File: flow/design.v
`timescale 1ns / 1ps
module fir_filter
#(
    parameter NUM_ELEMENTS = 7
)
(
    input clk,
    input rst,
    input [ 7 : 0 ] weight_data,
    input [ 2 : 0 ] weight_idx,
    input weight_valid,
    output weight_ready,
    input [ 7 : 0 ] input_data,
    input input_valid,
    output input_ready,
    output [ 15 : 0 ] output_data,
    input output_ready,
    output output_valid
);
    assign weight_ready = 1;
    assign input_ready = 1;
    assign output_valid = 1;
    reg [7:0] weights [NUM_ELEMENTS-1:0];
    reg [7:0] values [NUM_ELEMENTS-1:0];
    integer i;
    always@(posedge clk)begin
        if (rst)begin
            for (i = 0; i< NUM_ELEMENTS; i = i+1)
                weights[i] = 0;
        end else if (weight_valid)
            weights[weight_idx] = weight_data;
        for (i = NUM_ELEMENTS-1; i> 0; i=i-1)begin
            values[i] <= rst?0:values[i-1];
        end
        values[0] <= rst?0:input_data;
    end
    wire [15:0] intermediate_sums [NUM_ELEMENTS-1:0];
    assign output_data = intermediate_sums[NUM_ELEMENTS-1];  
    generate
        genvar j;
        for (j = 0; j<NUM_ELEMENTS; j=j+1)begin:summation
            assign intermediate_sums[j] = (j?intermediate_sums[j-1]:0) + values[j]*weights[j];
        end
    endgenerate
endmodule
File: flow/run.sh
#!/bin/bash
# the make line also repeats each setting of config.mk as NAME=value (left out here)
make -C /OpenROAD-flow-scripts/flow DESIGN_CONFIG=/design/flow/config.mk WORK_HOME=/design/flow/orfs CLKGATE_MAP_FILE= finish
File: flow/config.mk
export PLATFORM = sky130hd
export DESIGN_NAME = fir_filter
export DESIGN_NICKNAME = fir_filter
export VERILOG_FILES = /design/flow/design.v
export SDC_FILE = /design/flow/constraint.sdc
export NUM_CORES = 4
export LEC_CHECK = 0
export CAP_MARGIN = 20
export CORE_MARGIN = 2
export CORE_UTILIZATION = 40
export CTS_CLUSTER_DIAMETER = 260
export CTS_CLUSTER_SIZE = 99
export SLEW_MARGIN = 20
export TNS_END_PERCENT = 10
File: flow/constraint.sdc
create_clock -name core_clock -period 13.0 [get_ports {clk}]
set_input_delay 2.6000 -clock core_clock [delete_from_list [all_inputs] [get_ports {clk}]]
set_output_delay 2.6000 -clock core_clock [all_outputs]
set_load 0.01 [all_outputs]
==> results of run 1 <==
[through the flow]
stage	instance area (sq um)	worst slack, ns	hold slack [ns]	total power [uW]
global route	20000	1.42	0.655	1920
global placement	19700	2.13	0.599	1460
floorplan	18700	3.74	0.500	1060
CTS	20000	1.67	0.617	1770
detailed placement	19700	2.10	0.604	1480
finish	20000	1.75	0.624	1760
[per-layer routing]
layer  part of all wire  vias to the layer above  track usage
met5                  0                        -            0
met4              0.029                        0       0.0633
met3              0.031                       42       0.0190
met2               0.50                      220        0.354
met1               0.44                     6172        0.265
li1                   -                     5449            -
[area by class of cell]
class | count | area [sq um]
fillers | 4471 | 26300
clock inverters | 5 | 37.5
multi-input cells | 1238 | 14000
repair buffers | 38 | 373
clock buffers | 11 | 243
flip-flops and latches | 112 | 2720
inverters | 503 | 1890
well taps | 607 | 759
==> job_summary.md, run 1 <==
### Yosys + OpenROAD results

| Metric | Value |
|---|---|
| CTS tree | yes |
| Clock Sinks | 112 |
| Number of logged tool warnings | 28 |
| Kind of critical path | reg2out |
| Final worst path period need | 11.25 ns |
| Registers, synthesis | 112 |
| Crit. path cell count | 26 |
| CP Capture Type | output pin |
| Period utilization | 0.865 |
| Hold EP | values[6][2]$_SDFF_PP0_ |
| Area grow syn2layout | 7.04% |
| Comb pwr | 1050 uW |
| Highest clock rate | 0.0889 GHz |
| Status | complete, no violations |
| Final hold viol count | 0 |
| Placed cell count | 2498 |
| Critical Path Source | values[0][5]$_SDFF_PP0_ |
| Max clock buf depth | 2 |
| Synth warn | 2 |
| Clk latency late pin | 0.38 ns |
| DR pass1 iterations | 5 |
| Fin nets | 2510 |
| RSZ-0062 raised after global routing | false |
| Dominant comb cell | adder cells |
| DP HPWL | 38.6 mm |
| Cell Int Power | 1030 uW |
| Flop2flop setup slack | 11.70 ns |
| Power Density | 87.9 nW/um^2 |
| Reg2reg start | values[0][4]$_SDFF_PP0_ |
| Slew @ Worst Pin | 0.832 ns |
| Count of different cell masters after synthesis | 32 |
| Final wirelength | 44.6 mm |
| Top cell area share | 0.429 |
| Post-DRT Antenna Nets | 0 |
| Post-synthesis average cell area | 9.98 sq um |
| Top pwr grp | combinational cells |
| Logic pwr share | 0.596 |
| Core ar. | 46400 sq um |
| Htree depth | 3 |
| Horiz. Die Dim | 220 microns |
| DR vias/cell | 4.73 |
| Worst-path fanout max | 9 |
| Final setup vio count | 0 |
| Biggest area cells | fa_1, ha_1, and2_1 |
| Synth Area in Simple Gates | 0.167 |
| CP bufs+invs | 8 |
| Max_cap viols | 0 |
| CTS Root Cell | clkbuf_16 |
| Slowest library cell on the worst path | dfxtp_1 |
| R2R cell count | 1 |
| Mux area share | 0.00428 |
| # resized after CTS | 0 |
| Seq share, synth | 0.146 |
| Clock power share | 0.165 |
| Die Ht | 220 microns |
| Commonest cells in the netlist | inv_1, fa_1, and2_1 |
| Slew Limit Fails | 0 |
| Async SR Flop Fraction | 0 |
| Vias in the first global route | 13182 |
| Worst-path clk slew | 0.09 ns |
| Critical Path Start Type | register |
| Post-Synthesis Cell Area | 18700 sq um |
| Commonest flop | dfxtp_1 |
| Pin count of the biggest net entering global routing | 44 |
| Most numerous cell in the Yosys netlist | inv_1 |
| Psw | 732 uW |
| Die Area | 48500 sq um |
| Post-synth EDFFs | 48 |
| CP endpoint | output_data[15] |
| Worst path required time | 10.40 ns |
| Rel. slew slack | 0.445 |
| GRT Total Usage | 0.202 |
| DRC viols | 0 |
| Hold Crit Class | reg2reg |
| Yosys Chip Area | 18700 sq um |
| Cts hold-fix bufs | 0 |
| First-pass GRT wire length | 73.4 mm |
| Port bufs | 37 |
| Hold Crit Start | values[5][2]$_SDFF_PP0_ |
| Post-layout util | 0.432 |
| Final Non-Filler Cells | 2514 |
| Sequential logic power | 421 uW |
| GR Overflow Total | 0 |
| Leakage | 0.0101 uW |
| IO Pins | 43 |
| Synth area leader | fa_1 |
| Vias | 11883 |
| TNS Setup | 0 ns |
| CP delay by family, top | adder cells |
| Yosys cell count | 1875 |
| Cells after synthesis | 1875 |
| DR iter-0 viols | 697 |
| GPL Wtd Cong | 0.842 |
| Hold depth | 1 |
| Antenna violations before repair | 0 |
| Crit path largest cell delay | 0.71 ns |
| Post-CTS setup buffer count | 0 |
| Post-synthesis xor/xnor area fraction | 0.0145 |
| CP arrival | 8.65 ns |
| FP Util | 0.404 |
| Adders+Majority by Area | 0.552 |
| Diode count | 0 |
| Worst path most repeated cell | fa_1 |
| Num CTS Buffers | 9 |
| Rows | 79 |
| Worst r2r dst | values[1][4]$_SDFF_PP0_ |
| Switching Share | 0.416 |
| AO/OA Area Share | 0.0104 |
| Peak VDD IR | 0.414 mV |
| Average routed wire per standard cell | 17.7 microns |
| Clock Power | 291 uW |
| Flop pwr share | 0.239 |
| Final setup skew | 0.00757 ns |
==> run 2: changes to the inputs <==
ABC_AREA = 1   (was default)
CORE_UTILIZATION = 57   (was 40)
CTS_CLUSTER_DIAMETER = 221   (was 260)
CTS_CLUSTER_SIZE = default   (was 99)
SETUP_SLACK_MARGIN = 0.26   (was default)
TNS_END_PERCENT = default   (was 10)
clock period = 8.84 ns   (was 13.0 ns; I/O delays follow)
==> job_summary.md, run 2 <==
### Yosys + OpenROAD results

| Metric | Value |
|---|---|
| Vias | 14270 |
| Most numerous cell in the Yosys netlist | inv_1 |
| Dominant comb cell | adder cells |
| First-pass GRT wire length | 81.3 mm |
| Yosys Chip Area | 19800 sq um |
| Area after DPL | 21600 sq um |
| Max clock buf depth | 2 |
| Final hold slack | 0.577 ns |
| Clk latency late pin | 0.39 ns |
| Crit path largest cell delay | 0.60 ns |
| DR pass1 iterations | 5 |
| Mux area share | 0 |
| Rel. slew slack | 0.446 |
| Synth area leader | fa_1 |
| DR vias/cell | 4.74 |
| Clock Sinks | 112 |
| Period utilization | 1.02 |
| Cells after synthesis | 2424 |
| Post-synthesis xor/xnor area fraction | 0.00789 |
| DR iter-0 viols | 803 |
| Post-DRT Antenna Nets | 0 |
| Crit. path cell count | 26 |
| Logic pwr share | 0.708 |
| AO/OA Area Share | 0.0124 |
| Critical Path Source | weights[4][2]$_SDFFCE_PN0P_ |
| Final worst path period need | 8.99 ns |
| TNS Setup | -0.297 ns |
| Cell Int Power | 1980 uW |
| Core ar. | 34400 sq um |
| Biggest area cells | fa_1, inv_1, ha_1 |
| Commonest flop | dfxtp_1 |
| Fin nets | 3159 |
| Flop2flop setup slack | 7.72 ns |
| Power Density | 161 nW/um^2 |
| Final setup skew | 0.0145 ns |
| Hold Crit Start | values[1][4]$_SDFF_PP0_ |
| Highest clock rate | 0.111 GHz |
| DRC viols | 0 |
| Seq share, synth | 0.137 |
| Switching Share | 0.457 |
| Status | finished with violations |
| CTS Root Cell | clkbuf_16 |
| Async SR Flop Fraction | 0 |
| IO Pins | 43 |
| Worst path required time | 7.07 ns |
| Final Non-Filler Cells | 3011 |
| Area grow syn2layout | 14.1% |
| GR Overflow Total | 0 |
| Placed cell count | 2965 |
| Reg2reg start | values[0][7]$_SDFF_PP0_ |
| Psw | 1670 uW |
| DP HPWL | 43.3 mm |
| Post-synthesis average cell area | 8.18 sq um |
| Max_cap viols | 0 |
| Final setup vio count | 6 |
| Worst-path fanout max | 6 |
| Registers, synthesis | 112 |
| CP delay by family, top | adder cells |
| Peak VDD IR | 0.505 mV |
| Pin count of the biggest net entering global routing | 59 |
| Leakage | 0.0137 uW |
| FP Util | 0.577 |
| Synth warn | 2 |
| CP Capture Type | output pin |
| Kind of critical path | reg2out |
| Final wirelength | 49.4 mm |
| Sequential logic power | 605 uW |
| GRT Total Usage | 0.299 |
| Hold Crit Class | reg2reg |
| CP arrival | 7.22 ns |
| Commonest cells in the netlist | inv_1, nand2_1, fa_1 |
| Worst-path clk slew | 0.09 ns |
| Clock power share | 0.126 |
| Slowest library cell on the worst path | fa_1 |
| Yosys cell count | 2424 |
| Vias in the first global route | 15205 |
| Slew Limit Fails | 0 |
| Count of different cell masters after synthesis | 35 |
| Adders+Majority by Area | 0.520 |
| Post-synth EDFFs | 48 |
| Die Area | 36300 sq um |
| Final hold viol count | 0 |
| Post-route cell area | 22600 sq um |
| Die Ht | 191 microns |
| Comb pwr | 2580 uW |
| CTS tree | yes |
| Rows | 68 |
| Worst r2r dst | values[1][7]$_SDFF_PP0_ |
| Post-Synthesis Cell Area | 19800 sq um |
| Synth Area in Simple Gates | 0.129 |
| Horiz. Die Dim | 191 microns |
| GPL Wtd Cong | 0.878 |
| Port bufs | 37 |
| Hold depth | 2 |
| Number of logged tool warnings | 30 |
| Hold EP | values[2][4]$_SDFF_PP0_ |
| Setup WS post-layout | -0.151 ns |
| CP bufs+invs | 8 |
| Antenna violations before repair | 0 |
| Top pwr grp | combinational cells |
| Worst path most repeated cell | fa_1 |
| Critical Path Start Type | register |
| Num CTS Buffers | 9 |
| Diode count | 0 |
| R2R cell count | 3 |
| CP endpoint | output_data[15] |
| Average routed wire per standard cell | 16.4 microns |
| Top cell area share | 0.405 |
| Htree depth | 3 |
| Slew @ Worst Pin | 0.831 ns |
| Flop pwr share | 0.166 |
| Clock Power | 458 uW |
| Layout check failures | negative setup slack |
| RSZ-0062 raised after global routing | true |
run 2: per-layer routing:
layer | share of wire | routed length (microns) | track usage
met2 | 0.46 | 22500 | 0.470
met1 | 0.45 | 22000 | 0.429
met5 | 0 | 0 | 0
met4 | 0.045 | 2210 | 0.117
met3 | 0.053 | 2630 | 0.0304
run 2: metrics by stage:
step	total power (uW)	setup slack, ns	util
CTS	3370	-0.0594	0.650
global route	3900	-0.330	0.658
floorplan	1650	0.629	-
finish	3640	-0.151	0.658
detailed placement	2610	-0.311	0.628
global placement	2600	-0.294	0.628
run 2: timing repair:
item / in CTS / in global routing
pin swaps: 81 / 47
hold buffers: 0 / 0
resized: 139 / 83
endpoints found under the setup margin: 12 / 12
setup buffers: 20 / 10
gates cloned: 0 / 0
run 2: final cells by class:
cell class              count  area, sq um
clock buffers              10          239
clock inverters             6         67.6
fillers                  3077        11700
inverters                 888         3330
multi-input cells        1302        13800
flip-flops and latches    112         2740
well taps                 455          569
repair buffers            238         1930
==> run 3: changes to the inputs <==
CORE_UTILIZATION = 72   (was 57)
CTS_CLUSTER_DIAMETER = 29   (was 221)
CTS_CLUSTER_SIZE = 34   (was default)
PLACE_DENSITY = 0.35   (was default)
SETUP_SLACK_MARGIN = 0.94   (was 0.26)
clock period = 7.73 ns   (was 8.84 ns; I/O delays follow)
==> job_summary.md, run 3 <==
### Yosys + OpenROAD results

| Metric | Value |
|---|---|
| Commonest cells in the netlist | inv_1, nand2_1, fa_1 |
| RSZ-0062 raised after global routing | true |
| Psw | 2000 uW |
| Fill cells | 1521 |
| Async SR Flop Fraction | 0 |
| Hold Crit Start | values[1][7]$_SDFF_PP0_ |
| Die Area | 28900 sq um |
| Rows | 60 |
| Post-synth EDFFs | 48 |
| CP delay by family, top | adder cells |
| Highest clock rate | 0.114 GHz |
| Registers, synthesis | 112 |
| Reg2reg start | values[0][2]$_SDFF_PP0_ |
| GR Overflow Total | 0 |
| Peak VDD IR | 0.366 mV |
| Clock Sinks | 112 |
| Period utilization | 1.14 |
| Hold Crit Class | reg2reg |
| GRT Total Usage | 0.391 |
| AO/OA Area Share | 0.0124 |
| Comb pwr | 3080 uW |
| Met1 Routed Length | 19.7 mm |
| Leakage | 0.0140 uW |
| CP Cell Sequence | buf_4, nand2_1, inv_1, fa_1, fa_1, fa_1, inv_1, fa_1, fa_2, inv_1, fa_2, fa_1, inv_1, fa_1, inv_1, fa_1, ha_4, buf_4, nand3_1, nand2_2, nand3_1, o2111ai_2, xor2_1, buf_2 |
| Worst path most repeated cell | fa_1 |
| Diode count | 0 |
| Dominant comb cell | adder cells |
| GPL Wtd Cong | 0.943 |
| Final hold viol count | 0 |
| Yosys cell count | 2424 |
| Top cell area share | 0.405 |
| Met2 wire len | 25.4 mm |
| Average routed wire per standard cell | 18.3 microns |
| Max layer used | met4 |
| First-pass GRT wire length | 84.8 mm |
| TNS Setup | -10.25 ns |
| CP arrival | 7.25 ns |
| Final setup vio count | 13 |
| Post-DRT Antenna Nets | 0 |
| Synth warn | 2 |
| CP endpoint | output_data[14] |
| Final Non-Filler Cells | 2950 |
| CTS Root Cell | clkbuf_16 |
| Final hold slack | 0.543 ns |
| Cell Int Power | 2310 uW |
| Worst path required time | 6.18 ns |
| IO Pins | 43 |
| Crit path largest cell delay | 0.54 ns |
| Slew Limit Fails | 0 |
| Slew @ Worst Pin | 0.817 ns |
| Cells after synthesis | 2424 |
| Biggest area cells | fa_1, inv_1, ha_1 |
| Post-Synthesis Cell Area | 19800 sq um |
| Area grow syn2layout | 16.6% |
| Most numerous cell in the Yosys netlist | inv_1 |
| Clock Power | 537 uW |
| Met3 wire length | 5.19 mm |
| Sequential logic power | 693 uW |
| Layout check failures | negative setup slack |
| Die Ht | 170 microns |
| DR pass1 iterations | 8 |
| Num CTS Buffers | 9 |
| Port bufs | 37 |
| Slowest library cell on the worst path | fa_2 |
| Final wirelength | 53.9 mm |
| Switching Share | 0.464 |
| Critical Path Source | weights[4][3]$_SDFFCE_PN0P_ |
| Crit. path cell count | 24 |
| CP Capture Type | output pin |
| Placed cell count | 2876 |
| Vias in the first global route | 16765 |
| Mux area share | 0 |
| Kind of critical path | reg2out |
| Worst-path fanout max | 4 |
| DRC viols | 0 |
| Worst r2r dst | values[1][2]$_SDFF_PP0_ |
| R2R cell count | 3 |
| Fin nets | 3212 |
| Yosys Chip Area | 19800 sq um |
| Setup WS post-layout | -1.07 ns |
| Final worst path period need | 8.80 ns |
| CP bufs+invs | 8 |
| Flop2flop setup slack | 6.64 ns |
| Critical Path Start Type | register |
| Top pwr grp | combinational cells |
| Core ar. | 27000 sq um |
| Hold EP | values[2][7]$_SDFF_PP0_ |
| Clk latency late pin | 0.38 ns |
| Pin count of the biggest net entering global routing | 59 |
| Rel. slew slack | 0.455 |
| Horiz. Die Dim | 170 microns |
| Flop pwr share | 0.161 |
| Synth Area in Simple Gates | 0.129 |
| Area after DPL | 21800 sq um |
| Adders+Majority by Area | 0.520 |
| Seq share, synth | 0.137 |
| CTS tree | yes |
| Synth area leader | fa_1 |
| Post-synthesis xor/xnor area fraction | 0.00789 |
| Antenna violations before repair | 0 |
| Clock power share | 0.124 |
| FP Util | 0.734 |
| Max clock buf depth | 2 |
| Final setup skew | 0.00794 ns |
| Hold depth | 2 |
| Count of different cell masters after synthesis | 35 |
| DR vias/cell | 5.25 |
| Post-synthesis average cell area | 8.18 sq um |
| Commonest flop | dfxtp_1 |
| DR iter-0 viols | 1273 |
| DP HPWL | 42.5 mm |
| Htree depth | 3 |
| Vias | 15498 |
| Power Density | 187 nW/um^2 |
| Status | finished with violations |
| Cts hold-fix bufs | 0 |
| Worst-path clk slew | 0.09 ns |
| Logic pwr share | 0.715 |
| Post-route cell area | 23100 sq um |
| Number of logged tool warnings | 33 |
| Max_cap viols | 0 |
==> run 3: layout make-up <==
cell class | instances | area, sq um | share of cell area
timing repair buffer | 291 | 2350 | 0.102
sequential | 112 | 2750 | 0.119
clock inverter | 6 | 72.6 | 0.00314
clock buffer | 10 | 250 | 0.0108
tap | 341 | 427 | 0.0185
multi-input combinational | 1302 | 13900 | 0.603
inverter | 888 | 3330 | 0.144
==> run 3: metrics by stage <==
stage	worst slack [ns]	utilization	total power, uW
3_5_place_dp	-0.891	0.808	3310
5_1_grt	-1.27	0.856	4530
2_1_floorplan	0.0510	-	2220
4_1_cts	-0.852	0.839	3950
6_report	-1.07	0.856	4310
3_3_place_gp	-0.831	0.808	3250
==> run 3: timing repair <==
| item | in CTS | in global routing |
|---|---|---|
| cloned | 0 | 0 |
| buffers inserted | 38 | 20 |
| setup endpoints to repair | 14 | 14 |
| pin swaps | 70 | 56 |
| gates resized | 119 | 109 |
==> run 3: per-layer routing <==
metal	vias up	track usage
met5	-	0
met4	0	0.233
met3	198	0.0723
met2	788	0.624
met1	7578	0.505
li1	6934	-
==> run 4: changes to the inputs <==
CAP_MARGIN = 40   (was 20)
CELL_PAD_IN_SITES_GLOBAL_PLACEMENT = 1   (was default)
CORE_ASPECT_RATIO = 1.41   (was default)
CORE_UTILIZATION = 27   (was 72)
CTS_CLUSTER_DIAMETER = 152   (was 29)
CTS_CLUSTER_SIZE = default   (was 34)
GPL_ROUTABILITY_DRIVEN = 0   (was default)
MAX_ROUTING_LAYER = met4   (was default)
MIN_ROUTING_LAYER = met1   (was default)
PLACE_DENSITY = default   (was 0.35)
SETUP_SLACK_MARGIN = -0.58   (was 0.94)
SLEW_MARGIN = 0   (was 20)
TNS_END_PERCENT = 40   (was default)
clock period = 9.91 ns   (was 7.73 ns; I/O delays follow)
==> job_summary.md, run 4 <==
### Yosys + OpenROAD results

| Metric | Value |
|---|---|
| Status | finished with violations |
| Layout check failures | negative setup slack |
| Top cell area share | 0.405 |
| Final wirelength | 55.0 mm |
| Num CTS Buffers | 9 |
| Met3 wire length | 1.00 mm |
| Fin nets | 2988 |
| Number of logged tool warnings | 28 |
| Post-synthesis xor/xnor area fraction | 0.00789 |
| Core ar. | 73100 sq um |
| Antenna violations before repair | 0 |
| Flop pwr share | 0.220 |
| Rows | 118 |
| Top pwr grp | combinational cells |
| Critical Path Source | weights[5][4]$_DFFE_PP_ |
| Crit path largest cell delay | 0.61 ns |
| Kind of critical path | reg2out |
| Diode count | 0 |
| Hold Crit Start | values[2][2]$_SDFF_PP0_ |
| Vias | 13568 |
| Post-CTS setup buffer count | 0 |
| Clk latency late pin | 0.40 ns |
| Post-Synthesis Cell Area | 19800 sq um |
| Pin count of the biggest net entering global routing | 59 |
| Max_cap viols | 0 |
| Final setup skew | 0.0139 ns |
| # resized after CTS | 0 |
| Slowest library cell on the worst path | edfxtp_1 |
| Hold Crit Class | reg2reg |
| CP Cell Sequence | nand2_1, fa_1, inv_1, fa_1, fa_1, inv_1, fa_1, inv_1, fa_1, fa_1, fa_1, fa_1, inv_1, fa_1, inv_1, ha_1, a21o_1, a31oi_1, o21ai_1, nor2_1, buf_4, nand3_1, nand2_1, clkdlybuf4s50_1 |
| GR Overflow Total | 0 |
| CP Capture Type | output pin |
| Vias in the first global route | 15288 |
| Yosys cell count | 2424 |
| Leakage | 0.0128 uW |
| Die Ht | 326 microns |
| Critical Path Start Type | register |
| Post-DRT Antenna Nets | 0 |
| Clock Sinks | 112 |
| Dominant comb cell | adder cells |
| Sequential logic power | 563 uW |
| Cell Int Power | 1370 uW |
| Synth warn | 2 |
| Max layer used | met4 |
| CP endpoint | output_data[15] |
| Slew @ Worst Pin | 0.883 ns |
| Die Area | 75700 sq um |
| Clock Power | 414 uW |
| Mux area share | 0 |
| Placed cell count | 3329 |
| DR iter-0 viols | 615 |
| Logic pwr share | 0.619 |
| Psw | 1190 uW |
| DR vias/cell | 4.06 |
| Yosys Chip Area | 19800 sq um |
| TNS Setup | -0.292 ns |
| Max clock buf depth | 2 |
| Switching Share | 0.465 |
| Registers, synthesis | 112 |
| Commonest flop | dfxtp_1 |
| Met2 wire len | 31.1 mm |
| GRT Total Usage | 0.157 |
| Post-layout util | 0.293 |
| Async SR Flop Fraction | 0 |
| Htree depth | 3 |
| CTS tree | yes |
| Final Non-Filler Cells | 3345 |
| IO Pins | 43 |
| Reg2reg start | values[0][3]$_SDFF_PP0_ |
| Synth area leader | fa_1 |
| AO/OA Area Share | 0.0124 |
| Met1 Routed Length | 21.1 mm |
| Hold EP | values[3][2]$_SDFF_PP0_ |
| Final hold viol count | 0 |
| DRC viols | 0 |
| Area grow syn2layout | 8.17% |
| First-pass GRT wire length | 86.9 mm |
| CTS Root Cell | clkbuf_16 |
| Worst path required time | 7.93 ns |
| Flop2flop setup slack | 8.88 ns |
| Crit. path cell count | 24 |
| Worst-path clk slew | 0.09 ns |
| CP bufs+invs | 7 |
| FP Util | 0.271 |
| CP arrival | 8.08 ns |
| DR pass1 iterations | 5 |
| DP HPWL | 48.9 mm |
| Post-synthesis average cell area | 8.18 sq um |
| Final worst path period need | 10.06 ns |
| Slew Limit Fails | 0 |
| Post-synth EDFFs | 48 |
| Comb pwr | 1580 uW |
| Worst path most repeated cell | fa_1 |
| Power Density | 119 nW/um^2 |
| Peak VDD IR | 0.147 mV |
| Period utilization | 1.02 |
| Commonest cells in the netlist | inv_1, nand2_1, fa_1 |
| Most numerous cell in the Yosys netlist | inv_1 |
| Highest clock rate | 0.0994 GHz |
| Setup WS post-layout | -0.154 ns |
| Biggest area cells | fa_1, inv_1, ha_1 |
| CP delay by family, top | adder cells |
| Cells after synthesis | 2424 |
| Worst r2r dst | values[1][3]$_SDFF_PP0_ |
| Final setup vio count | 4 |
| Worst-path fanout max | 8 |
| Rel. slew slack | 0.411 |
| R2R cell count | 2 |
| Port bufs | 37 |
| Adders+Majority by Area | 0.520 |
| Cts hold-fix bufs | 0 |
| Count of different cell masters after synthesis | 35 |
| Clock power share | 0.162 |
| Hold depth | 2 |
| Seq share, synth | 0.137 |
| Synth Area in Simple Gates | 0.129 |
| Horiz. Die Dim | 232 microns |
| Average routed wire per standard cell | 16.4 microns |
==> run 4: metrics by stage <==
step	total power [uW]	hold WS (ns)	setup slack [ns]	instance area, sq um
2_1_floorplan	1470	0.583	1.48	19800
3_3_place_gp	2200	0.521	0.236	21100
3_5_place_dp	2200	0.518	0.228	21100
4_1_cts	2630	0.538	-0.223	21400
5_1_grt	2770	0.565	-0.490	21400
6_report	2560	0.527	-0.154	21400
==> run 4: layout make-up <==
class / instances / area, sq um
multi-input combinational: 1302 / 13300
tap: 960 / 1200
clock buffer: 9 / 225
inverter: 888 / 3330
timing repair buffer: 67 / 591
clock inverter: 7 / 93.8
sequential: 112 / 2720
fill: 7841 / 51600
==> run 4: metal layers <==
layer,vias to the layer above,global-route usage
met3,74,0.00893
met1,6820,0.169
met2,187,0.302
met4,0,0.0520
li1,6487,-
met5,-,-
==> run 5: changes to the inputs <==
ABC_AREA = default   (was 1)
CAP_MARGIN = 20   (was 40)
CELL_PAD_IN_SITES_GLOBAL_PLACEMENT = default   (was 1)
CORE_ASPECT_RATIO = default   (was 1.41)
CORE_UTILIZATION = 64   (was 27)
CTS_CLUSTER_DIAMETER = default   (was 152)
GPL_ROUTABILITY_DRIVEN = default   (was 0)
MAX_ROUTING_LAYER = default   (was met4)
MIN_ROUTING_LAYER = default   (was met1)
SETUP_SLACK_MARGIN = default   (was -0.58)
SLEW_MARGIN = 20   (was 0)
TNS_END_PERCENT = default   (was 40)
clock period = 14.4 ns   (was 9.91 ns; I/O delays follow)
==> job_summary.md, run 5 <==
### Yosys + OpenROAD results

| Metric | Value |
|---|---|
| Status | complete, no violations |
| Worst slack at placement | 3.55 ns |
| Hold EP | values[3][4]$_SDFF_PP0_ |
| Top cell area share | 0.429 |
| Rel. slew slack | 0.474 |
| First-pass GRT wire length | 73.4 mm |
| Period utilization | 0.786 |
| Hold depth | 1 |
| Max_cap viols | 0 |
| Port bufs | 37 |
| Mux area share | 0.00428 |
| DR vias/cell | 5.29 |
| CP Capture Type | output pin |
| DR pass1 iterations | 5 |
| Worst path most repeated cell | fa_1 |
| Post-Synthesis Cell Area | 18700 sq um |
| Final setup vio count | 0 |
| Cts hold-fix bufs | 0 |
| Num CTS Buffers | 9 |
| Slew Limit Fails | 0 |
| CP Cell Sequence | nand2_1, fa_1, inv_1, fa_1, inv_1, fa_1, inv_1, fa_1, inv_1, fa_1, fa_1, inv_1, fa_1, fa_1, inv_1, fa_1, inv_1, ha_1, a21o_1, a21o_1, o41ai_2, o21ai_1, xnor2_1, clkdlybuf4s50_1 |
| Psw | 673 uW |
| Leakage | 0.0101 uW |
| Slew @ Worst Pin | 0.780 ns |
| Placed cell count | 2275 |
| CP arrival | 8.44 ns |
| Clk latency late pin | 0.37 ns |
| Pin count of the biggest net entering global routing | 57 |
| Core ar. | 28800 sq um |
| Final hold viol count | 0 |
| Clock power share | 0.168 |
| Post-layout util | 0.687 |
| Fin nets | 2510 |
| Clock Power | 268 uW |
| Count of different cell masters after synthesis | 32 |
| Sequential logic power | 379 uW |
| Worst r2r dst | values[1][5]$_SDFF_PP0_ |
| Synth area leader | fa_1 |
| Post-synth EDFFs | 48 |
| Worst-path clk slew | 0.09 ns |
| DP HPWL | 38.7 mm |
| Hold Crit Start | values[2][4]$_SDFF_PP0_ |
| Peak VDD IR | 0.128 mV |
| Area grow syn2layout | 5.65% |
| Horiz. Die Dim | 175 microns |
| Met2 wire len | 21.0 mm |
| Average routed wire per standard cell | 19.5 microns |
| Post-synthesis xor/xnor area fraction | 0.0145 |
| DR iter-0 viols | 904 |
| Flop2flop setup slack | 13.32 ns |
| # resized after CTS | 0 |
| Critical Path Source | values[0][5]$_SDFF_PP0_ |
| Commonest flop | dfxtp_1 |
| Synth Area in Simple Gates | 0.167 |
| Max layer used | met4 |
| Kind of critical path | reg2out |
| RSZ-0062 raised after global routing | false |
| Htree depth | 3 |
| Registers, synthesis | 112 |
| Die Ht | 175 microns |
| Dominant comb cell | adder cells |
| Met3 wire length | 2.91 mm |
| Worst-path fanout max | 9 |
| Switching Share | 0.421 |
| Seq share, synth | 0.146 |
| DRC viols | 0 |
| Met1 Routed Length | 19.2 mm |
| Highest clock rate | 0.0884 GHz |
| Antenna violations before repair | 0 |
| Final worst path period need | 11.32 ns |
| Die Area | 30600 sq um |
| Async SR Flop Fraction | 0 |
| Total Power | 1600 uW |
| Cell Int Power | 924 uW |
| Most numerous cell in the Yosys netlist | inv_1 |
| Final setup skew | 0.0121 ns |
| Clock Sinks | 112 |
| IO Pins | 43 |
| Final Non-Filler Cells | 2291 |
| Cells after synthesis | 1875 |
| Number of logged tool warnings | 30 |
| Yosys cell count | 1875 |
| Crit. path cell count | 24 |
| CTS Root Cell | clkbuf_16 |
| Yosys Chip Area | 18700 sq um |
| CP delay by family, top | adder cells |
| Comb pwr | 950 uW |
| Reg2reg start | values[0][5]$_SDFF_PP0_ |
| FP Util | 0.650 |
| AO/OA Area Share | 0.0104 |
| Vias | 12128 |
| Rows | 62 |
| Commonest cells in the netlist | inv_1, fa_1, and2_1 |
| R2R cell count | 1 |
| GPL Wtd Cong | 0.902 |
| Hold Crit Class | reg2reg |
| GRT Total Usage | 0.322 |
| GR Overflow Total | 0 |
| TNS Setup | 0 ns |
| Slowest library cell on the worst path | o41ai_2 |
| Final wirelength | 44.7 mm |
| Post-CTS setup buffer count | 0 |
| Biggest area cells | fa_1, ha_1, and2_1 |
| Diode count | 0 |
| Critical Path Start Type | register |
| Setup WS post-layout | 3.08 ns |
| CP bufs+invs | 8 |
| Worst path required time | 11.52 ns |
| Top pwr grp | combinational cells |
| Post-DRT Antenna Nets | 0 |
| Power Density | 80.8 nW/um^2 |
| Max clock buf depth | 2 |
| CP endpoint | output_data[15] |
| Vias in the first global route | 13273 |
| Synth warn | 2 |
| CTS tree | yes |
| Flop pwr share | 0.237 |
| Logic pwr share | 0.595 |
| Adders+Majority by Area | 0.552 |
| Crit path largest cell delay | 0.63 ns |
| Post-synthesis average cell area | 9.98 sq um |
-- run 5: layout make-up --
type,instances,area (sq um)
multi-input combinational,1238,14000
fill,2323,9020
sequential,112,2720
inverter,503,1890
tap,384,480
timing repair buffer,38,373
clock buffer,9,225
clock inverter,7,75.1
-- run 5: metrics by stage --
step                area (sq um)  hold WS (ns)
floorplan                  18700         0.500
global placement           19500         0.590
detailed placement         19500         0.587
CTS                        19800         0.601
global route               19800         0.631
finish                     19800         0.610
-- run 5: routing by layer --
| layer | vias up | GRT usage |
|---|---|---|
| met4 | 0 | 0.107 |
| met5 | - | 0 |
| met3 | 73 | 0.0440 |
| li1 | 5449 | - |
| met1 | 6210 | 0.456 |
| met2 | 396 | 0.520 |
==> run 6: changes to the inputs <==
CORE_ASPECT_RATIO = 1.06   (was default)
CORE_UTILIZATION = 66   (was 64)
CTS_CLUSTER_DIAMETER = 245   (was default)
CTS_CLUSTER_SIZE = 100   (was default)
TNS_END_PERCENT = 5   (was default)
clock period = 13.0 ns   (was 14.4 ns; I/O delays follow)
==> job_summary.md, run 6 <==
### Yosys + OpenROAD results

| Metric | Value |
|---|---|
| Horiz. Die Dim | 168 microns |
| Leakage | 0.0101 uW |
| AO/OA Area Share | 0.0104 |
| Pin count of the biggest net entering global routing | 71 |
| Clock Sinks | 112 |
| TNS Setup | 0 ns |
| Multi-input logic area | 14000 sq um |
| Seq share, synth | 0.146 |
| Dominant comb cell | adder cells |
| Rows | 63 |
| Fin nets | 2510 |
| Clock power share | 0.166 |
| Setup WS post-layout | 1.98 ns |
| Adders+Majority by Area | 0.552 |
| Die Area | 29700 sq um |
| Crit. path cell count | 24 |
| First-pass GRT wire length | 73.8 mm |
| Post-synth EDFFs | 48 |
| Top pwr grp | combinational cells |
| Yosys cell count | 1875 |
| Hold Crit Class | reg2reg |
| Vias in the first global route | 13450 |
| Clk latency late pin | 0.38 ns |
| RSZ-0062 raised after global routing | false |
| Worst r2r dst | values[1][5]$_SDFF_PP0_ |
| Sequential logic power | 421 uW |
| IO Pins | 43 |
| Antenna violations before repair | 0 |
| Commonest cells in the netlist | inv_1, fa_1, and2_1 |
| Critical Path Start Type | register |
| GPL Wtd Cong | 0.926 |
| Number of logged tool warnings | 30 |
| GR Overflow Total | 0 |
| # resized after CTS | 0 |
| Top cell area share | 0.429 |
| CTS Root Cell | clkbuf_16 |
| Commonest flop | dfxtp_1 |
| DRC viols | 0 |
| Flop pwr share | 0.238 |
| CP Cell Sequence | nand2_1, fa_1, inv_1, fa_1, inv_1, fa_1, inv_1, fa_1, inv_1, fa_1, fa_1, inv_1, fa_1, fa_1, inv_1, fa_1, inv_1, ha_1, a21o_1, a21o_1, o41ai_2, o21ai_1, xnor2_1, clkdlybuf4s50_1 |
| Slowest library cell on the worst path | dfxtp_1 |
| Async SR Flop Fraction | 0 |
| DR pass1 iterations | 16 |
| Final setup skew | 0.0118 ns |
| Area grow syn2layout | 5.40% |
| CP arrival | 8.42 ns |
| Vias | 12116 |
| Cell Int Power | 1020 uW |
| Post-synthesis xor/xnor area fraction | 0.0145 |
| Max clock buf depth | 2 |
| Final hold viol count | 0 |
| Hold Crit Start | values[2][0]$_SDFF_PP0_ |
| Synth warn | 2 |
| Switching Share | 0.420 |
| Post-synthesis average cell area | 9.98 sq um |
| Rel. slew slack | 0.422 |
| Psw | 740 uW |
| Kind of critical path | reg2out |
| Status | complete, no violations |
| FP Util | 0.670 |
| DP HPWL | 38.1 mm |
| Port bufs | 37 |
| CP delay by family, top | adder cells |
| Mux area share | 0.00428 |
| CP bufs+invs | 8 |
| Crit path largest cell delay | 0.61 ns |
| Flop area | 2720 sq um |
| DR vias/cell | 5.35 |
| CTS tree | yes |
| Synth Area in Simple Gates | 0.167 |
| Post-CTS setup buffer count | 0 |
| Worst-path clk slew | 0.09 ns |
| Synth area leader | fa_1 |
| Final worst path period need | 11.02 ns |
| Total Power | 1760 uW |
| Flop2flop setup slack | 11.94 ns |
| Registers, synthesis | 112 |
| Final wirelength | 44.8 mm |
| Post-layout util | 0.707 |
| Die Ht | 177 microns |
| Yosys Chip Area | 18700 sq um |
| Worst path required time | 10.40 ns |
| Critical Path Source | values[0][7]$_SDFF_PP0_ |
| Comb pwr | 1050 uW |
| Clock Power | 293 uW |
| Post-Synthesis Cell Area | 18700 sq um |
| Worst path most repeated cell | fa_1 |
| GRT Total Usage | 0.335 |
| Biggest area cells | fa_1, ha_1, and2_1 |
| Post-DRT Antenna Nets | 0 |
| Worst slack at placement | 2.43 ns |
| CP Capture Type | output pin |
| Htree depth | 3 |
| Hold depth | 1 |
| DR iter-0 viols | 684 |
| Fill cells | 2165 |
| Worst-path fanout max | 9 |
| R2R cell count | 1 |
| Count of different cell masters after synthesis | 32 |
| Highest clock rate | 0.0907 GHz |
| Core ar. | 27900 sq um |
| Most numerous cell in the Yosys netlist | inv_1 |
| Cells after synthesis | 1875 |
| Max_cap viols | 0 |
| Hold EP | values[3][0]$_SDFF_PP0_ |
| Cts hold-fix bufs | 0 |
| Power Density | 89.5 nW/um^2 |
| Reg2reg start | values[0][5]$_SDFF_PP0_ |
| Final setup vio count | 0 |
| CP endpoint | output_data[15] |
| Average routed wire per standard cell | 19.8 microns |
| Num CTS Buffers | 9 |
| Logic pwr share | 0.596 |
| Slew Limit Fails | 0 |
| Diode count | 0 |
| Peak VDD IR | 0.111 mV |
| Slew @ Worst Pin | 0.867 ns |
| Period utilization | 0.848 |
-- run 6: layout make-up --
cell class,count,share of cell area
Multi-Input combinational cell,1238,0.710
Clock buffer,10,0.0121
Inverter,503,0.0958
Clock inverter,6,0.00247
Tap cell,357,0.0227
Timing Repair Buffer,38,0.0189
Sequential cell,112,0.138
-- run 6: layer usage --
layer / GRT usage / up-vias / wire length, microns
met2: 0.555 / 345 / 21400
li1: - / 5453 / -
met3: 0.0564 / 70 / 2690
met1: 0.448 / 6248 / 18800
met4: 0.129 / 0 / 1870
met5: 0 / - / 0
-- run 6: per-stage QoR --
stage | hold slack (ns) | instances | cell area (sq um)
after detailed placement | 0.580 | 2248 | 19400
after floorplan | 0.500 | 1877 | 18700
final | 0.597 | 2264 | 19700
after global routing | 0.634 | 2264 | 19700
after CTS | 0.597 | 2264 | 19700
after global placement | 0.584 | 2248 | 19400
==> run 7: changes to the inputs <==
CORE_ASPECT_RATIO = default   (was 1.06)
CORE_UTILIZATION = 72   (was 66)
CTS_CLUSTER_DIAMETER = 40   (was 245)
CTS_CLUSTER_SIZE = 80   (was 100)
HOLD_SLACK_MARGIN = -0.09   (was default)
MAX_ROUTING_LAYER = met4   (was default)
PLACE_DENSITY = 0.35   (was default)
SETUP_SLACK_MARGIN = -0.49   (was default)
SLEW_MARGIN = 10   (was 20)
TNS_END_PERCENT = 40   (was 5)
clock period = 8.1 ns   (was 13.0 ns; I/O delays follow)
==> job_summary.md, run 7 <==
### Yosys + OpenROAD results

| Metric | Value |
|---|---|
| CP endpoint | output_data[14] |
| Slowest library cell on the worst path | fa_1 |
| Flop pwr share | 0.199 |
| Port bufs | 37 |
| RSZ-0062 raised after global routing | true |
| Period utilization | 1.16 |
| DR iter-0 viols | 995 |
| Hold depth | 1 |
| Leakage | 0.0111 uW |
| Hold Crit Class | reg2reg |
| Registers, synthesis | 112 |
| Core ar. | 25300 sq um |
| CP delay by family, top | adder cells |
| Die Ht | 165 microns |
| Post-synthesis average cell area | 9.98 sq um |
| Worst r2r dst | values[1][3]$_SDFF_PP0_ |
| Post-synth EDFFs | 48 |
| Final wirelength | 46.9 mm |
| Highest clock rate | 0.106 GHz |
| Final setup vio count | 13 |
| FP Util | 0.739 |
| Diode count | 0 |
| GPL Wtd Cong | 0.933 |
| Count of different cell masters after synthesis | 32 |
| Area grow syn2layout | 14.4% |
| Average routed wire per standard cell | 19.3 microns |
| Dominant comb cell | adder cells |
| CTS Root Cell | clkbuf_16 |
| Synth warn | 2 |
| Max_cap viols | 0 |
| Antenna violations before repair | 0 |
| CP Capture Type | output pin |
| Yosys Chip Area | 18700 sq um |
| CP arrival | 7.77 ns |
| Commonest flop | dfxtp_1 |
| Slew @ Worst Pin | 0.756 ns |
| Synth Area in Simple Gates | 0.167 |
| Status | finished with violations |
| Rows | 58 |
| Psw | 1420 uW |
| Biggest area cells | fa_1, ha_1, and2_1 |
| DP HPWL | 39.4 mm |
| DR pass1 iterations | 6 |
| Die Area | 27300 sq um |
| Top pwr grp | combinational cells |
| Cts hold-fix bufs | 0 |
| Sequential logic power | 651 uW |
| Switching Share | 0.432 |
| CP Cell Sequence | buf_4, and2_1, fa_1, fa_1, fa_1, inv_1, fa_1, fa_1, inv_1, fa_1, fa_1, inv_1, fa_1, inv_1, fa_1, ha_1, a21o_1, a21oi_2, o21ai_2, a31o_1, buf_6, a311oi_4, xnor2_2, buf_2 |
| Horiz. Die Dim | 165 microns |
| Clk latency late pin | 0.38 ns |
| Htree depth | 3 |
| Hold EP | values[3][5]$_SDFF_PP0_ |
| Crit. path cell count | 24 |
| Comb pwr | 2150 uW |
| Power Density | 153 nW/um^2 |
| Total Power | 3280 uW |
| Clock Sinks | 112 |
| Seq share, synth | 0.146 |
| Top cell area share | 0.429 |
| Yosys cell count | 1875 |
| Reg2reg start | values[0][3]$_SDFF_PP0_ |
| Critical Path Source | weights[4][2]$_SDFFCE_PN0P_ |
| Cells after synthesis | 1875 |
| Worst path required time | 6.48 ns |
| Final hold viol count | 0 |
| Kind of critical path | reg2out |
| Synth area leader | fa_1 |
| Worst path most repeated cell | fa_1 |
| Rel. slew slack | 0.495 |
| Post-route cell area | 21400 sq um |
| Logic pwr share | 0.656 |
| AO/OA Area Share | 0.0104 |
| Layout check failures | negative setup slack |
| Adders+Majority by Area | 0.552 |
| Critical Path Start Type | register |
| Number of logged tool warnings | 32 |
| Slew Limit Fails | 0 |
| Crit path largest cell delay | 0.56 ns |
| Final hold slack | 0.587 ns |
| Post-Synthesis Cell Area | 18700 sq um |
| Most numerous cell in the Yosys netlist | inv_1 |
| Mux area share | 0.00428 |
| CP bufs+invs | 7 |
| Vias in the first global route | 14567 |
| Worst-path fanout max | 3 |
| Final worst path period need | 9.39 ns |
| Commonest cells in the netlist | inv_1, fa_1, and2_1 |
| Num CTS Buffers | 9 |
| GRT Total Usage | 0.389 |
| Peak VDD IR | 0.928 mV |
| CTS tree | yes |
| Post-synthesis xor/xnor area fraction | 0.0145 |
| Vias | 13153 |
| Setup WS post-layout | -1.29 ns |
| Max clock buf depth | 2 |
| Final Non-Filler Cells | 2432 |
| Clock Power | 476 uW |
| Post-DRT Antenna Nets | 0 |
| Clock power share | 0.145 |
| Fin nets | 2705 |
| DR vias/cell | 5.41 |
| Pin count of the biggest net entering global routing | 53 |
| Worst-path clk slew | 0.09 ns |
| Cell Int Power | 1860 uW |
| First-pass GRT wire length | 76.0 mm |
| GR Overflow Total | 0 |
| Area after DPL | 20700 sq um |
| Flop2flop setup slack | 6.83 ns |
| Async SR Flop Fraction | 0 |
| Placed cell count | 2389 |
| IO Pins | 43 |
| Final setup skew | 0.0134 ns |
| R2R cell count | 3 |
| Hold Crit Start | values[2][5]$_SDFF_PP0_ |
| DRC viols | 0 |
[run 7: final cells by class]
type	instances	area, sq um
Multi-Input combinational cell	1238	14300
Fill cell	1448	3920
Sequential cell	112	2730
Inverter	503	1890
Timing Repair Buffer	233	1830
Tap cell	330	413
Clock buffer	10	229
Clock inverter	6	62.6
[run 7: per-stage QoR]
step           setup WS [ns]  TNS, ns   util
2_1_floorplan         -0.179   -0.313      -
3_3_place_gp           -1.03    -6.09  0.816
3_5_place_dp           -1.17    -7.17  0.816
4_1_cts                -1.03    -7.44  0.839
5_1_grt                -1.43   -10.22  0.845
6_report               -1.29    -8.04  0.845
[run 7: what timing repair did]
| item | CTS | global route |
|---|---|---|
| pin swaps | 30 | 38 |
| endpoints found under the setup margin | 11 | 11 |
| hold endpoints to repair | 0 | 0 |
| resized | 67 | 43 |
| setup buffers | 22 | 8 |
| gates cloned | 0 | 0 |
[run 7: metal layers]
metal / up-vias / track usage / part of all wire / wire length (microns)
met2: 565 / 0.602 / 0.48 / 22400
met4: 0 / 0.164 / 0.046 / 2160
li1: 5848 / - / - / -
met5: - / - / 0 / 0
met1: 6627 / 0.512 / 0.40 / 18700
met3: 113 / 0.0732 / 0.078 / 3680
==> run 8: changes to the inputs <==
CORE_UTILIZATION = 68   (was 72)
CTS_CLUSTER_DIAMETER = 221   (was 40)
CTS_CLUSTER_SIZE = default   (was 80)
MAX_ROUTING_LAYER = default   (was met4)
PLACE_DENSITY = default   (was 0.35)
SETUP_SLACK_MARGIN = 0.26   (was -0.49)
SLEW_MARGIN = 20   (was 10)
TNS_END_PERCENT = default   (was 40)
clock period = 9.93 ns   (was 8.1 ns; I/O delays follow)
==> job_summary.md, run 8 <==
### Yosys + OpenROAD results

| Metric | Value |
|---|---|
| Psw | 1070 uW |
| Final setup skew | 0.00751 ns |
| Commonest cells in the netlist | inv_1, fa_1, and2_1 |
| Clock Sinks | 112 |
| Period utilization | 0.973 |
| Synth area leader | fa_1 |
| Hold Crit Start | values[5][4]$_SDFF_PP0_ |
| Synth warn | 2 |
| Num CTS Buffers | 9 |
| Sequential logic power | 539 uW |
| Max clock buf depth | 2 |
| Clock power share | 0.156 |
| Top pwr grp | combinational cells |
| Cell Int Power | 1420 uW |
| TNS Setup | 0 ns |
| CP endpoint | output_data[14] |
| Crit path largest cell delay | 0.56 ns |
| Registers, synthesis | 112 |
| CP bufs+invs | 6 |
| GR Overflow Total | 0 |
| RSZ-0062 raised after global routing | true |
| Commonest flop | dfxtp_1 |
| DR vias/cell | 5.43 |
| Worst path most repeated cell | fa_1 |
| DRC viols | 0 |
| Post-Synthesis Cell Area | 18700 sq um |
| Average routed wire per standard cell | 20.0 microns |
| Final setup vio count | 0 |
| CTS Root Cell | clkbuf_16 |
| Worst-path fanout max | 3 |
| Area grow syn2layout | 9.00% |
| Fin nets | 2580 |
| Worst path required time | 7.94 ns |
| DR pass1 iterations | 5 |
| CP Capture Type | output pin |
| Reg2reg start | values[0][1]$_SDFF_PP0_ |
| Mux area share | 0.00428 |
| Dominant comb cell | adder cells |
| Rows | 60 |
| Kind of critical path | reg2out |
| Total Power | 2490 uW |
| Final wirelength | 46.5 mm |
| FP Util | 0.694 |
| Comb pwr | 1560 uW |
| Count of different cell masters after synthesis | 32 |
| R2R cell count | 1 |
| Horiz. Die Dim | 170 microns |
| Crit. path cell count | 23 |
| Post-synth EDFFs | 48 |
| Slew Limit Fails | 0 |
| Synth Area in Simple Gates | 0.167 |
| Power Density | 122 nW/um^2 |
| Max_cap viols | 0 |
| Post-synthesis average cell area | 9.98 sq um |
| Yosys Chip Area | 18700 sq um |
| Highest clock rate | 0.103 GHz |
| Final hold viol count | 0 |
| Most numerous cell in the Yosys netlist | inv_1 |
| Post-synthesis xor/xnor area fraction | 0.0145 |
| DP HPWL | 39.2 mm |
| Pin count of the biggest net entering global routing | 40 |
| Area after DPL | 19600 sq um |
| First-pass GRT wire length | 75.2 mm |
| Worst r2r dst | values[1][1]$_SDFF_PP0_ |
| Flop2flop setup slack | 9.05 ns |
| Post-layout util | 0.757 |
| Number of logged tool warnings | 32 |
| CTS tree | yes |
| Top cell area share | 0.429 |
| Adders+Majority by Area | 0.552 |
| AO/OA Area Share | 0.0104 |
| Diode count | 0 |
| Logic pwr share | 0.628 |
| DR iter-0 viols | 888 |
| Peak VDD IR | 0.147 mV |
| Die Ht | 170 microns |
| Hold depth | 1 |
| Antenna violations before repair | 0 |
| Async SR Flop Fraction | 0 |
| Cells after synthesis | 1875 |
| Slew @ Worst Pin | 0.838 ns |
| CP delay by family, top | adder cells |
| GRT Total Usage | 0.353 |
| Vias in the first global route | 13779 |
| Worst-path clk slew | 0.08 ns |
| Status | complete, no violations |
| Critical Path Source | weights[4][2]$_SDFFCE_PN0P_ |
| Yosys cell count | 1875 |
| Final hold slack | 0.575 ns |
| Clk latency late pin | 0.37 ns |
| Htree depth | 3 |
| Slowest library cell on the worst path | fa_1 |
| GPL Wtd Cong | 0.902 |
| Clock Power | 387 uW |
| Switching Share | 0.429 |
| Post-route cell area | 20400 sq um |
| Final worst path period need | 9.66 ns |
| Post-DRT Antenna Nets | 0 |
| Port bufs | 37 |
| Die Area | 28900 sq um |
| Hold Crit Class | reg2reg |
| Vias | 12585 |
| Flop pwr share | 0.217 |
| Rel. slew slack | 0.441 |
| Hold EP | values[6][4]$_SDFF_PP0_ |
| Leakage | 0.0105 uW |
| CP Cell Sequence | buf_4, and2_1, fa_1, fa_1, fa_1, inv_1, fa_1, fa_1, inv_1, fa_1, fa_1, inv_1, fa_1, inv_1, fa_1, ha_1, a21o_1, a21oi_2, o21ai_2, a31o_1, a311oi_4, xnor2_2, clkdlybuf4s15_2 |
| Seq share, synth | 0.146 |
| CP arrival | 7.68 ns |
| Core ar. | 27000 sq um |
| IO Pins | 43 |
| Biggest area cells | fa_1, ha_1, and2_1 |
| Critical Path Start Type | register |
## run 8: final cells by class
| type | instances | area [sq um] |
|---|---|---|
| clock buffers | 9 | 225 |
| inverters | 503 | 1890 |
| clock inverters | 7 | 66.3 |
| repair buffers | 108 | 912 |
| multi-input cells | 1238 | 14100 |
| fillers | 2003 | 6560 |
| flip-flops and latches | 112 | 2750 |
| well taps | 341 | 427 |
## run 8: per-layer routing
layer,wire [microns],global-route usage
met4,2080,0.131
met1,19700,0.492
met2,21700,0.571
met5,0,0
met3,2920,0.0512
## run 8: timing repair
item	in CTS	in global routing
resized	25	36
pin swaps	9	23
setup buffers	24	16
hold buffers	0	0
endpoints found under the setup margin	6	8
## run 8: metrics by stage
| stage | instances | worst slack, ns |
|---|---|---|
| 6_report | 2318 | 0.266 |
| 5_1_grt | 2318 | 0.0720 |
| 4_1_cts | 2302 | 0.195 |
| 3_5_place_dp | 2262 | 0.0485 |
| 3_3_place_gp | 2262 | 0.0824 |
| 2_1_floorplan | 1877 | 1.28 |
==> run 9: changes to the inputs <==
CORE_UTILIZATION = 61   (was 68)
CTS_CLUSTER_DIAMETER = 40   (was 221)
HOLD_SLACK_MARGIN = default   (was -0.09)
SETUP_SLACK_MARGIN = default   (was 0.26)
clock period = 8.44 ns   (was 9.93 ns; I/O delays follow)
==> job_summary.md, run 9 <==
### Yosys + OpenROAD results

| Metric | Value |
|---|---|
| Reg2reg start | values[0][0]$_SDFF_PP0_ |
| Fin nets | 2715 |
| Max clock buf depth | 2 |
| RSZ-0062 raised after global routing | true |
| First-pass GRT wire length | 73.7 mm |
| CP endpoint | output_data[14] |
| Leakage | 0.0112 uW |
| Flop pwr share | 0.203 |
| GRT Total Usage | 0.313 |
| Top pwr grp | combinational cells |
| CP Cell Sequence | and2_4, fa_1, fa_1, fa_1, inv_2, fa_1, fa_1, inv_2, fa_1, fa_1, inv_1, fa_1, inv_1, fa_1, ha_1, a21o_1, a21oi_2, o21ai_2, a31o_1, a311oi_2, buf_4, xnor2_2, buf_2 |
| Antenna violations before repair | 0 |
| Comb pwr | 2000 uW |
| DR pass1 iterations | 5 |
| Slew Limit Fails | 0 |
| Most numerous cell in the Yosys netlist | inv_1 |
| Peak VDD IR | 0.330 mV |
| Final wirelength | 46.0 mm |
| Final worst path period need | 9.14 ns |
| Port bufs | 37 |
| Die Area | 32100 sq um |
| Synth Area in Simple Gates | 0.167 |
| Cell Int Power | 1770 uW |
| Status | finished with violations |
| DP HPWL | 40.4 mm |
| Flop2flop setup slack | 7.16 ns |
| Worst slack at placement | -1.00 ns |
| Clock Power | 454 uW |
| Hold depth | 1 |
| CP Capture Type | output pin |
| Top cell area share | 0.429 |
| Number of logged tool warnings | 32 |
| Htree depth | 3 |
| Seq share, synth | 0.146 |
| Count of different cell masters after synthesis | 32 |
| Biggest area cells | fa_1, ha_1, and2_1 |
| Post-synthesis xor/xnor area fraction | 0.0145 |
| Commonest cells in the netlist | inv_1, fa_1, and2_1 |
| Fill cells | 2427 |
| Worst path most repeated cell | fa_1 |
| Critical Path Start Type | register |
| Die Ht | 179 microns |
| Clk latency late pin | 0.38 ns |
| Hold Crit Start | values[4][1]$_SDFF_PP0_ |
| Placed cell count | 2463 |
| Mux area share | 0.00428 |
| Horiz. Die Dim | 179 microns |
| CTS Root Cell | clkbuf_16 |
| Layout check failures | negative setup slack |
| Max_cap viols | 0 |
| Pin count of the biggest net entering global routing | 39 |
| Total Power | 3070 uW |
| R2R cell count | 3 |
| Dominant comb cell | adder cells |
| DR vias/cell | 5.05 |
| Highest clock rate | 0.109 GHz |
| Vias | 12665 |
| Period utilization | 1.08 |
| Kind of critical path | reg2out |
| DR iter-0 viols | 946 |
| Worst-path fanout max | 4 |
| CP bufs+invs | 6 |
| Async SR Flop Fraction | 0 |
| Post-DRT Antenna Nets | 0 |
| Switching Share | 0.425 |
| Post-synth EDFFs | 48 |
| Rows | 64 |
| Yosys cell count | 1875 |
| Slew @ Worst Pin | 0.688 ns |
| Cells after synthesis | 1875 |
| Hold EP | values[5][1]$_SDFF_PP0_ |
| IO Pins | 43 |
| Logic pwr share | 0.649 |
| Core ar. | 30400 sq um |
| Flop area | 2730 sq um |
| Power Density | 142 nW/um^2 |
| Clock power share | 0.148 |
| Synth warn | 2 |
| Slowest library cell on the worst path | fa_1 |
| AO/OA Area Share | 0.0104 |
| Final hold viol count | 0 |
| DRC viols | 0 |
| Post-Synthesis Cell Area | 18700 sq um |
| Final hold slack | 0.560 ns |
| FP Util | 0.615 |
| GPL Wtd Cong | 0.893 |
| Crit path largest cell delay | 0.57 ns |
| Area grow syn2layout | 15.4% |
| CP delay by family, top | adder cells |
| Critical Path Source | weights[4][4]$_SDFFCE_PN0P_ |
| Hold Crit Class | reg2reg |
| Rel. slew slack | 0.540 |
| Final Non-Filler Cells | 2508 |
| Multi-input logic area | 14300 sq um |
| Synth area leader | fa_1 |
| Commonest flop | dfxtp_1 |
| Worst-path clk slew | 0.08 ns |
| Registers, synthesis | 112 |
| Crit. path cell count | 23 |
| Adders+Majority by Area | 0.552 |
| Final setup skew | 0.0118 ns |
| Post-synthesis average cell area | 9.98 sq um |
| Setup WS post-layout | -0.696 ns |
| Clock Sinks | 112 |
| CTS tree | yes |
| Psw | 1310 uW |
| Worst r2r dst | values[1][0]$_SDFF_PP0_ |
| Diode count | 0 |
| Num CTS Buffers | 9 |
| Yosys Chip Area | 18700 sq um |
| Worst path required time | 6.75 ns |
| Vias in the first global route | 13579 |
| Sequential logic power | 624 uW |
| GR Overflow Total | 0 |
| Final setup vio count | 8 |
| Average routed wire per standard cell | 18.3 microns |
| CP arrival | 7.45 ns |
[run 9: per-stage QoR]
step / setup TNS (ns) / area, sq um / util
floorplan: 0 / 18700 / -
global placement: -3.96 / 20800 / 0.684
detailed placement: -4.95 / 20800 / 0.684
CTS: -3.40 / 21400 / 0.703
global route: -5.47 / 21600 / 0.709
finish: -3.47 / 21600 / 0.709
[run 9: final cells by class]
cell class | instances | area share
inverters | 503 | 0.0875
clock buffers | 10 | 0.0106
flip-flops and latches | 112 | 0.127
clock inverters | 6 | 0.00290
well taps | 396 | 0.0230
multi-input cells | 1238 | 0.660
repair buffers | 243 | 0.0891
[run 9: what timing repair did]
action                                  CTS  global route
cloned                                    0             0
hold buffers                              0             0
endpoints found under the setup margin   11            12
setup buffers                            19            13
resized                                  92            35
pin swaps                                63            30
[run 9: layer usage]
metal,part of all wire,wire [microns],vias up,track usage
li1,-,-,5857,-
met1,0.44,20300,6419,0.449
met2,0.47,21600,336,0.503
met3,0.051,2360,53,0.0346
met4,0.037,1710,0,0.104
met5,0,0,-,0
==> run 10: changes to the inputs <==
ABC_AREA = 1   (was default)
CORE_UTILIZATION = 72   (was 61)
CTS_CLUSTER_DIAMETER = 400   (was 40)
CTS_CLUSTER_SIZE = 98   (was default)
SETUP_SLACK_MARGIN = 2.59   (was default)
clock period = 11.5 ns   (was 8.44 ns; I/O delays follow)
==> job_summary.md, run 10 <==
### Yosys + OpenROAD results

| Metric | Value |
|---|---|
| Status | complete, no violations |
| Final setup skew | 0.0108 ns |
| Rows | 60 |
| Critical Path Start Type | register |
| Yosys cell count | 2424 |
| CP endpoint | output_data[11] |
| Hold depth | 2 |
| Final setup vio count | 0 |
| Rel. slew slack | 0.457 |
| Worst-path clk slew | 0.10 ns |
| Setup WS post-layout | 1.89 ns |
| Vias in the first global route | 15212 |
| Mux area share | 0 |
| Fin nets | 3037 |
| Peak VDD IR | 0.211 mV |
| Die Ht | 170 microns |
| Highest clock rate | 0.104 GHz |
| Adders+Majority by Area | 0.520 |
| Crit. path cell count | 27 |
| Post-synthesis xor/xnor area fraction | 0.00789 |
| Most numerous cell in the Yosys netlist | inv_1 |
| CP arrival | 7.31 ns |
| GR Overflow Total | 0 |
| Pin count of the biggest net entering global routing | 59 |
| Psw | 1330 uW |
| Post-DRT Antenna Nets | 0 |
| Switching Share | 0.478 |
| Final worst path period need | 9.61 ns |
| Core ar. | 27000 sq um |
| DRC viols | 0 |
| Worst slack at placement | 1.40 ns |
| Die Area | 28900 sq um |
| Final hold viol count | 0 |
| CP delay by family, top | adder cells |
| Vias | 14454 |
| Clk latency late pin | 0.39 ns |
| AO/OA Area Share | 0.0124 |
| Hold EP | values[3][2]$_SDFF_PP0_ |
| Commonest flop | dfxtp_1 |
| Final hold slack | 0.527 ns |
| CTS Root Cell | clkbuf_16 |
| Max clock buf depth | 2 |
| CTS tree | yes |
| Max_cap viols | 0 |
| Critical Path Source | weights[0][7]$_SDFFCE_PN0P_ |
| DR pass1 iterations | 7 |
| Kind of critical path | reg2out |
| RSZ-0062 raised after global routing | true |
| GRT Total Usage | 0.363 |
| Synth warn | 2 |
| Leakage | 0.0131 uW |
| Registers, synthesis | 112 |
| Comb pwr | 1940 uW |
| Hold Crit Start | values[2][2]$_SDFF_PP0_ |
| Post-Synthesis Cell Area | 19800 sq um |
| Sequential logic power | 477 uW |
| Count of different cell masters after synthesis | 35 |
| Num CTS Buffers | 9 |
| TNS Setup | 0 ns |
| Worst path required time | 9.20 ns |
| R2R cell count | 2 |
| Clock Sinks | 112 |
| Hold Crit Class | reg2reg |
| CP bufs+invs | 11 |
| Period utilization | 0.835 |
| Power Density | 130 nW/um^2 |
| Synth Area in Simple Gates | 0.129 |
| Antenna violations before repair | 0 |
| Yosys Chip Area | 19800 sq um |
| Number of logged tool warnings | 32 |
| Worst-path fanout max | 5 |
| Cell Int Power | 1450 uW |
| GPL Wtd Cong | 0.898 |
| Slowest library cell on the worst path | fa_2 |
| Worst path most repeated cell | fa_2 |
| Flop2flop setup slack | 10.35 ns |
| Biggest area cells | fa_1, inv_1, ha_1 |
| DP HPWL | 39.1 mm |
| Seq share, synth | 0.137 |
| FP Util | 0.734 |
| Horiz. Die Dim | 170 microns |
| Top cell area share | 0.405 |
| Slew @ Worst Pin | 0.815 ns |
| Top pwr grp | combinational cells |
| Reg2reg start | values[0][1]$_SDFF_PP0_ |
| IO Pins | 43 |
| Crit path largest cell delay | 0.57 ns |
| Average routed wire per standard cell | 17.6 microns |
| Clock Power | 374 uW |
| Area grow syn2layout | 8.53% |
| DR vias/cell | 5.21 |
| Cts hold-fix bufs | 0 |
| DR iter-0 viols | 1164 |
| Htree depth | 3 |
| Fill cells | 1876 |
| Dominant comb cell | adder cells |
| Post-synthesis average cell area | 8.18 sq um |
| Synth area leader | fa_1 |
| Flop pwr share | 0.171 |
| CP Capture Type | output pin |
| Diode count | 0 |
| Async SR Flop Fraction | 0 |
| Worst r2r dst | values[1][1]$_SDFF_PP0_ |
| Post-synth EDFFs | 48 |
| Final wirelength | 48.8 mm |
| Clock power share | 0.134 |
| Cells after synthesis | 2424 |
| Commonest cells in the netlist | inv_1, nand2_1, fa_1 |
| Logic pwr share | 0.695 |
| First-pass GRT wire length | 78.7 mm |
| Port bufs | 37 |
| Slew Limit Fails | 0 |
-- run 10: layer usage --
| metal | up-vias | global-route usage | routed length (microns) |
|---|---|---|---|
| li1 | 6582 | - | - |
| met1 | 7138 | 0.497 | 19300 |
| met2 | 592 | 0.575 | 22800 |
| met3 | 142 | 0.0474 | 3640 |
| met4 | 0 | 0.190 | 3070 |
| met5 | - | 0 | 0 |
-- run 10: metrics by stage --
step	area, sq um	total power, uW	std cells	util
floorplan	19800	1260	2426	-
global placement	20100	1730	2681	0.745
detailed placement	20100	1760	2681	0.745
CTS	21200	2460	2763	0.785
global route	21500	2940	2775	0.796
finish	21500	2790	2775	0.796
-- run 10: cell type report --
class / instances / area (sq um) / share of cell area
timing repair buffer: 116 / 966 / 0.0449
tap: 341 / 427 / 0.0198
sequential: 112 / 2770 / 0.129
inverter: 888 / 3330 / 0.155
clock inverter: 7 / 100 / 0.00465
multi-input combinational: 1302 / 13700 / 0.636
clock buffer: 9 / 225 / 0.0105
-- run 10: repair_timing --
action | 4_1_cts | 5_1_grt
hold endpoints to repair | 0 | 0
pin swaps | 60 | 45
buffers inserted | 66 | 12
setup endpoints to repair | 12 | 12
gates resized | 143 | 67
Power and IR drop assume default switching activity.
